==> trial 20: inputs <==
==> flow/design.v <==
module rotational_cordic_stage #(parameter rot, i, n) (
  output logic signed [n:0] xprime, yprime,
  output logic signed [15:0] theta_out,
  input logic signed [n:0] x, y,
  input logic signed [15:0] theta
);
logic sigma;
assign sigma = theta[15] === 1;
assign theta_out = sigma ? theta + rot : theta - rot;
assign xprime = sigma ? x + (y >>> i) : x - (y >>> i);
assign yprime = sigma ? y - (x >>> i) : y + (x >>> i);
endmodule
module rotational_cordic (
  output logic data_out_rot,
  output logic [15:0] xprime,
  output logic [15:0] yprime,
  input logic [15:0] x,
  input logic [15:0] y,
  input logic [15:0] theta,
  input logic clk, reset, start
);
parameter logic [255:0] rot_lut = {
	16'd12868,	 
	16'd7596,	 
	16'd4014,	 
	16'd2037,	 
	16'd1023,	 
	16'd512,	 
	16'd256,	 
	16'd128,	 
	16'd64,		 
	16'd32,		 
	16'd16,		 
	16'd8,		 
	16'd4,		 
	16'd2,		 
	16'd1,		 
	16'd0		 
};
parameter k = 0.607252935;
parameter int k_scaled = 9949;	 
parameter stages = 16;
parameter n = 16;
logic signed [n:0] r_x[stages], r_y[stages];
logic signed [15:0] r_theta[stages];
logic r_data_out[stages];
assign r_x[0] = {x[15], x};
assign r_y[0] = {y[15], y};
assign r_theta[0] = theta;
assign r_data_out[0] = start;
logic signed [n:0] x_out[stages], y_out[stages];
logic signed [15:0] theta_out[stages];
assign data_out_rot = r_data_out[stages - 1];
logic signed [n:0] x_prime, y_prime;
assign x_prime = x_out[stages - 1] * k_scaled /  (1 << 14);
assign y_prime = y_out[stages - 1] * k_scaled /  (1 << 14);
assign xprime = {x_prime[n], x_prime[n - 2:0]};
assign yprime = {y_prime[n], y_prime[n - 2:0]};
genvar i;
generate
for (i = 0; i < stages - 1; i++)
begin: registers
	always_ff @(posedge clk, posedge reset)
		if (reset)
		begin
			r_x[i + 1] <= 0;
			r_y[i + 1] <= 0;
			r_theta[i + 1] <= 0;
			r_data_out[i + 1] <= 0;
		end
		else
		begin
			r_x[i + 1] <= x_out[i];
			r_y[i + 1] <= y_out[i];
			r_theta[i + 1] <= theta_out[i];
			r_data_out[i + 1] <= r_data_out[i];
		end
end
for (i = 0; i < stages; i++)
begin: calcStages
	rotational_cordic_stage #(.rot(rot_lut[16*(15-i) +: 16]), .i(i), .n(n)) s0 (
		.x(r_x[i]), .y(r_y[i]), .theta(r_theta[i]),
		.xprime(x_out[i]), .yprime(y_out[i]), .theta_out(theta_out[i]), .*
	);
end
endgenerate
endmodule
==> flow/run.sh <==
#!/bin/bash
# the make line also repeats each setting of config.mk as NAME=value (left out here)
make -C /OpenROAD-flow-scripts/flow DESIGN_CONFIG=/design/flow/config.mk WORK_HOME=/design/flow/orfs CLKGATE_MAP_FILE= finish
==> flow/config.mk <==
export PLATFORM = sky130hd
export DESIGN_NAME = rotational_cordic
export DESIGN_NICKNAME = rotational_cordic
export VERILOG_FILES = /design/flow/design.v
export SDC_FILE = /design/flow/constraint.sdc
export NUM_CORES = 4
export LEC_CHECK = 0
export ABC_AREA = 1
export CAP_MARGIN = 15
export CORE_ASPECT_RATIO = 0.52
export CORE_MARGIN = 2
export CORE_UTILIZATION = 72
export CTS_CLUSTER_DIAMETER = 209
export CTS_CLUSTER_SIZE = 22
export HOLD_SLACK_MARGIN = -0.07
export SETUP_SLACK_MARGIN = 1.84
export SLEW_MARGIN = 20
==> flow/constraint.sdc <==
create_clock -name core_clock -period 7.06 [get_ports {clk}]
set_input_delay 1.4120 -clock core_clock [delete_from_list [all_inputs] [get_ports {clk}]]
set_output_delay 1.4120 -clock core_clock [all_outputs]
set_load 0.01 [all_outputs]
==> inputs of build 13, as changes to trial 20 <==
CAP_MARGIN = 20   (was 15)
CORE_ASPECT_RATIO = unset   (was 0.52)
==> qor summary <==
| metric | trial 20 | build 13 |
|---|---|---|
| Status | failed layout checks | failed layout checks |
| Layout check failures | setup timing | setup timing |
| Critical Path Start | r_theta[15][15] | r_y[15][16] |
| Met1 wire length | 94200 um | 72000 um |
| Non-CTS buffers | 701 | 655 |
| Routing usage on met1 | 64.5% | 45.1% |
| Fraction of met2 tracks used by global routing | 63.3% | 68.2% |
| Wire length of the first global-routing pass | 346000 um | 304000 um |
| Critical Path Fanout Max | 7 | 11 |
| Clk latency late pin | 0.68 ns | 0.64 ns |
| Core Density at Floorplan | 72.5% | 72.8% |
| Max Clock Skew | 0.0665 ns | 0.0415 ns |
| Number of combinational gates with multiple inputs | 6293 | 6294 |
| Worst hold slack | 0.338 ns | 0.346 ns |
| Met3 capacity usage during global routing | 16.1% | 6.16% |
| Startpoint of the lowest-slack hold path | r_theta[8][5] | r_data_out[2] |
| Largest stage delay on the critical path | 0.81 ns | 0.58 ns |
| Growth of design area from synthesis to finish | 15.9% | 14.9% |

========
==> trial 80: inputs <==
RTL: the design.v shown in full above, as it stands there.
Settings: LEC_CHECK=0, CAP_MARGIN=20, CORE_MARGIN=2, CORE_UTILIZATION=40, SLEW_MARGIN=20; clock period 12.7 ns.
run.sh (not shown) runs the stock make flow with config.mk's settings and CLKGATE_MAP_FILE=.
==> trial 29 (differences from trial 80) <==
Settings changed: CORE_UTILIZATION 40 to 71, CTS_CLUSTER_DIAMETER set to 36, CTS_CLUSTER_SIZE set to 19, PLACE_DENSITY_LB_ADDON set to 0.28, SETUP_SLACK_MARGIN set to -0.96.
==> flow/constraint.sdc (replaced) <==
create_clock -name core_clock -period 11.1 [get_ports {clk}]
set_input_delay 2.2200 -clock core_clock [delete_from_list [all_inputs] [get_ports {clk}]]
set_output_delay 2.2200 -clock core_clock [all_outputs]
set_load 0.01 [all_outputs]
==> notes <==
Trial 80 finished clean. Trial 29 produced a layout that fails on negative setup slack. In trial 80 the wire length is lower than in trial 29, by about 6.6%. Against trial 29, the critical path depth of trial 80 is lower by 3. Clock skew is about the same in trial 29 and trial 80. Between trial 29 and trial 80, the lower non-clock buffer count is in trial 80 (gap 251). Area after synthesis is the same in trial 29 and trial 80.
==> figures <==
| item | trial 29 | trial 80 |
|---|---|---|
| Status | finished with violations | timing/DRC/antenna clean |
| Layout check failures | negative setup slack | - |
| Diodes inserted | 1 | 0 |
| Final net count | 8791 | 8521 |
| Global-route wire length before repair | 269900 um | 254600 um |
| Worst-Margin Slew | 1.042 ns | 1.062 ns |
| Non-clock buffer area fraction after layout | 4.983% | 2.686% |
| Setup Total Neg Slack | -17.65 ns | 0 ns |
| Final Wtd Congestion | 0.9499 | 0.9091 |
| Post-DR vias/cell | 6.074 | 5.193 |
| Placed Instances | 8634 | 9318 |
| Num CTS Buffers | 109 | 90 |
| Vias in the first global route | 54990 | 50190 |
| Stage-log warning count | 80 | 82 |
| Final setup violating endpoints | 32 | 0 |
| Taps Inserted | 1243 | 2189 |
| Sum of routed wire length over all layers | 165700 um | 154800 um |
| Wire length on met2 | 83190 um | 79230 um |

========
==> inputs of run X <==
RTL: the design.v shown in full above, as it stands there.
make LEC_CHECK=0 CAP_MARGIN=20 CORE_MARGIN=2 CORE_UTILIZATION=68 CTS_CLUSTER_SIZE=96 SETUP_SLACK_MARGIN=2.23 SLEW_MARGIN=20 TNS_END_PERCENT=15 finish   # period 7.77 ns
==> inputs of run D, as changes to run X <==
--- a/flow/config.mk
+++ b/flow/config.mk
@@ -6,9 +6,9 @@
 export NUM_CORES = 4
 export LEC_CHECK = 0
+export ABC_AREA = 1
 export CAP_MARGIN = 20
 export CORE_MARGIN = 2
-export CORE_UTILIZATION = 68
-export CTS_CLUSTER_SIZE = 96
-export SETUP_SLACK_MARGIN = 2.23
+export CORE_UTILIZATION = 72
+export CTS_CLUSTER_DIAMETER = 209
+export SETUP_SLACK_MARGIN = 1.84
 export SLEW_MARGIN = 20
-export TNS_END_PERCENT = 15
==> flow/constraint.sdc (replaced) <==
create_clock -name core_clock -period 7.06 [get_ports {clk}]
set_input_delay 1.4120 -clock core_clock [delete_from_list [all_inputs] [get_ports {clk}]]
set_output_delay 1.4120 -clock core_clock [all_outputs]
set_load 0.01 [all_outputs]
==> inputs of run K, as changes to run X <==
==> flow/config.mk (replaced) <==
export PLATFORM = sky130hd
export DESIGN_NAME = rotational_cordic
export DESIGN_NICKNAME = rotational_cordic
export VERILOG_FILES = /design/flow/design.v
export SDC_FILE = /design/flow/constraint.sdc
export NUM_CORES = 4
export LEC_CHECK = 0
export ABC_AREA = 1
export CAP_MARGIN = 10
export CORE_ASPECT_RATIO = 1.78
export CORE_MARGIN = 6
export CORE_UTILIZATION = 24
export CTS_CLUSTER_DIAMETER = 331
export GPL_ROUTABILITY_DRIVEN = 0
export GPL_TIMING_DRIVEN = 0
export MAX_ROUTING_LAYER = met5
export MIN_ROUTING_LAYER = met2
export SETUP_SLACK_MARGIN = 1.06
export SLEW_MARGIN = 25
export TNS_END_PERCENT = 60
==> flow/constraint.sdc (replaced) <==
create_clock -name core_clock -period 7.53 [get_ports {clk}]
set_input_delay 1.5060 -clock core_clock [delete_from_list [all_inputs] [get_ports {clk}]]
set_output_delay 1.5060 -clock core_clock [all_outputs]
set_load 0.01 [all_outputs]
==> inputs of run R, as changes to run X <==
==> flow/config.mk (replaced) <==
export PLATFORM = sky130hd
export DESIGN_NAME = rotational_cordic
export DESIGN_NICKNAME = rotational_cordic
export VERILOG_FILES = /design/flow/design.v
export SDC_FILE = /design/flow/constraint.sdc
export NUM_CORES = 4
export LEC_CHECK = 0
export ABC_AREA = 1
export CAP_MARGIN = 20
export CELL_PAD_IN_SITES_DETAIL_PLACEMENT = 1
export CORE_ASPECT_RATIO = 0.91
export CORE_MARGIN = 8
export CORE_UTILIZATION = 27
export GPL_TIMING_DRIVEN = 0
export HOLD_SLACK_MARGIN = -0.02
export MAX_ROUTING_LAYER = met5
export PLACE_DENSITY_LB_ADDON = 0.02
export SETUP_SLACK_MARGIN = 0.24
export SLEW_MARGIN = 15
==> flow/constraint.sdc (replaced) <==
create_clock -name core_clock -period 11.3 [get_ports {clk}]
set_input_delay 2.2600 -clock core_clock [delete_from_list [all_inputs] [get_ports {clk}]]
set_output_delay 2.2600 -clock core_clock [all_outputs]
set_load 0.01 [all_outputs]
==> comparison table <==
                                                                          run D                     run R                       run K                       run X
Fin cells                                                                 10430                     12260                       12570                        8991
Run status                                           complete, but fails checks  timing/DRC/antenna clean  complete, but fails checks  complete, but fails checks
Layout check failures                                      negative setup slack                         -        negative setup slack        negative setup slack
Area of the placeable core                                          0.09347 mm²                0.2517 mm²                  0.2817 mm²                 0.09657 mm²
Vias in the first global route                                            64310                     61530                       82420                       52820
Starting density of the core                                             0.7283                    0.2705                      0.2416                      0.6853
Met1 Routed Length                                                     73970 µm                 114700 µm                        0 µm                    67690 µm
Most frequent cell on the critical path                sky130_fd_sc_hd__nand2_1  sky130_fd_sc_hd__nand2_2                           -                           -
Critical Path Max Stage Delay                                           0.59 ns                   0.58 ns                     0.55 ns                     0.57 ns
Global Route met3 Usage                                                 0.08239                   0.01462                      0.1715                     0.03798
Global-route track usage on met2                                         0.7121                    0.2609                      0.2849                      0.5620
Multi-input gate share of the layout cell area                           0.5820                    0.5759                      0.5759                      0.5925
Cell area after placement                                           0.07406 mm²               0.07371 mm²                 0.07411 mm²                 0.07197 mm²
Global placement routability congestion                                   1.008                    0.8255                           -                      0.9263
Sink of the worst hold path                                       r_data_out[8]             r_theta[3][0]              r_theta[10][0]              r_theta[13][0]
Number of inserted filler cells in the final layout                        4996                     29670                       29700                        6482
Total cells reported by yosys after synthesis                              8405                      8405                        8405                        7044
Combinational Gates                                                        6294                      6293                        6293                        5399

========
==> inputs of v19 <==
RTL: the design.v shown in full above, as it stands there.
clock: 13.0 ns
lec_check: 0
abc_area: 1
cap_margin: 40
cell_pad_in_sites_global_placement: 1
core_aspect_ratio: 1.48
core_margin: 2
core_utilization: 38
cts_cluster_size: 59
gpl_routability_driven: 0
hold_slack_margin: 0.13
min_routing_layer: met1
place_density_lb_addon: 0.07
setup_slack_margin: 0.24
slew_margin: 25
tns_end_percent: 80
==> inputs of v37, as changes to v19 <==
CELL_PAD_IN_SITES_GLOBAL_PLACEMENT = not set   (was 1)
CORE_ASPECT_RATIO = 1.78   (was 1.48)
CORE_MARGIN = 6   (was 2)
CORE_UTILIZATION = 24   (was 38)
CTS_CLUSTER_DIAMETER = 331   (was not set)
CTS_CLUSTER_SIZE = not set   (was 59)
GPL_TIMING_DRIVEN = 0   (was not set)
HOLD_SLACK_MARGIN = not set   (was 0.13)
MAX_ROUTING_LAYER = met4   (was not set)
PLACE_DENSITY_LB_ADDON = not set   (was 0.07)
SETUP_SLACK_MARGIN = 1.06   (was 0.24)
TNS_END_PERCENT = 60   (was 80)
==> flow/constraint.sdc (replaced) <==
create_clock -name core_clock -period 7.53 [get_ports {clk}]
set_input_delay 1.5060 -clock core_clock [delete_from_list [all_inputs] [get_ports {clk}]]
set_output_delay 1.5060 -clock core_clock [all_outputs]
set_load 0.01 [all_outputs]
==> deck_impl_summary.md <==
Run Summary

Floorplan
  • Die Y-Extent: between 700 and 800 um
  • Pre-Place Util: 24.2%

Final timing
  • Final setup margin: -2500 ps
  • Final Critical Period: 10,030 ps
  • Final setup fails: 32

Run status
  • Blocking Checks: negative setup slack
  • Status: finished with violations

Cells and area
  • Share of the core filled with cells: between 20 and 30%
  • Register area: 0.0187 mm2

Route
  • Metal2 WL: 109,000 um

Job
  • Tool warning count: 74
[end of results for v37]
==> deck_impl_summary.md <==
Run Summary

Run status
  • Status: timing/DRC/antenna clean

Final timing
  • Final Critical Period: approximately 12,000 ps
  • Final setup margin: between 900 and 1000 ps
  • Final setup fails: 0

Floorplan
  • Die Y-Extent: roughly 520 um
  • Pre-Place Util: between 30% and 40%

Route
  • Metal2 WL: 115,000 um

Job
  • Tool warning count: 76

Cells and area
  • Register area: 0.0187 mm2
  • Share of the core filled with cells: 42.1%
[end of results for v19]

========
==> raven: inputs <==
Starts from the design.v that is shown in full above.
clock: 14.5 ns
lec_check: 0
cap_margin: 20
core_margin: 2
core_utilization: 40
gpl_routability_driven: 0
gpl_timing_driven: 0
hold_slack_margin: 0.29
place_density: 0.78
setup_slack_margin: 4.03
slew_margin: 40
tns_end_percent: 50
==> ember: changes against raven <==
CORE_UTILIZATION = 68   (was 40)
GPL_ROUTABILITY_DRIVEN = default   (was 0)
GPL_TIMING_DRIVEN = default   (was 0)
HOLD_SLACK_MARGIN = default   (was 0.29)
PLACE_DENSITY = default   (was 0.78)
SETUP_SLACK_MARGIN = default   (was 4.03)
SLEW_MARGIN = 20   (was 40)
TNS_END_PERCENT = default   (was 50)
==> flow/constraint.sdc (replaced) <==
create_clock -name core_clock -period 7.77 [get_ports {clk}]
set_input_delay 1.5540 -clock core_clock [delete_from_list [all_inputs] [get_ports {clk}]]
set_output_delay 1.5540 -clock core_clock [all_outputs]
set_load 0.01 [all_outputs]
==> notes.md <==
Notes on the physical implementation.

- The flow ran to the end, but the layout failed its checks.
- In this run the layout check failures are negative setup slack.
- According to the timing report, the arrival time at the worst endpoint equals 9.46 ns.
- The final routed wire length divided by cell count is 17.5 um, for reference.
- Detailed routing placed a total of 5610 um of wire on met3.
- Summed over all failing endpoints, the final setup total negative slack is -92.66 ns.
- The end-of-flow timing check tallies setup violations at 32.
- The global routing report lists met3 layer usage as 3.84%.
- In this run the worst setup path terminates at xprime[15].
- In this build the clock could be raised as far as 0.0908 GHz.
- The stage logs contain a warning count of 84.
- Of the total standard cell area in the layout, the sequential portion is 24.3%.
- The final timing report gives a worst setup slack of -3.25 ns.
- At the later pin of the worst-skew pair, clock insertion delay measures 0.65 ns.
- Of all the cell area in the finished design, non-clock buffers hold 6.92%.
The numbers above come from ember.

==> notes.md <==
Notes on the physical implementation.

- The run finished with no timing, DRC or antenna violations.
- For the worst setup path, the data arrival time is 9.81 ns.
- The worst setup margin is 1.79 ns, for reference.
- After layout, the worst path uses 87.7% of the clock period.
- The routed design shows a wire length per standard cell of 15.8 um.
- Timing would allow up to 0.0787 GHz.
- The later pin in the worst-skew pair is clocked with a latency of 0.68 ns.
- The die outline height is 411 um, for reference.
- Sequential cells make up 24.7% of the cell area.
- The global-route track usage on met3 is 1.99%, for reference.
- The met3 wire length is 5920 um, for reference.
The numbers above come from raven.

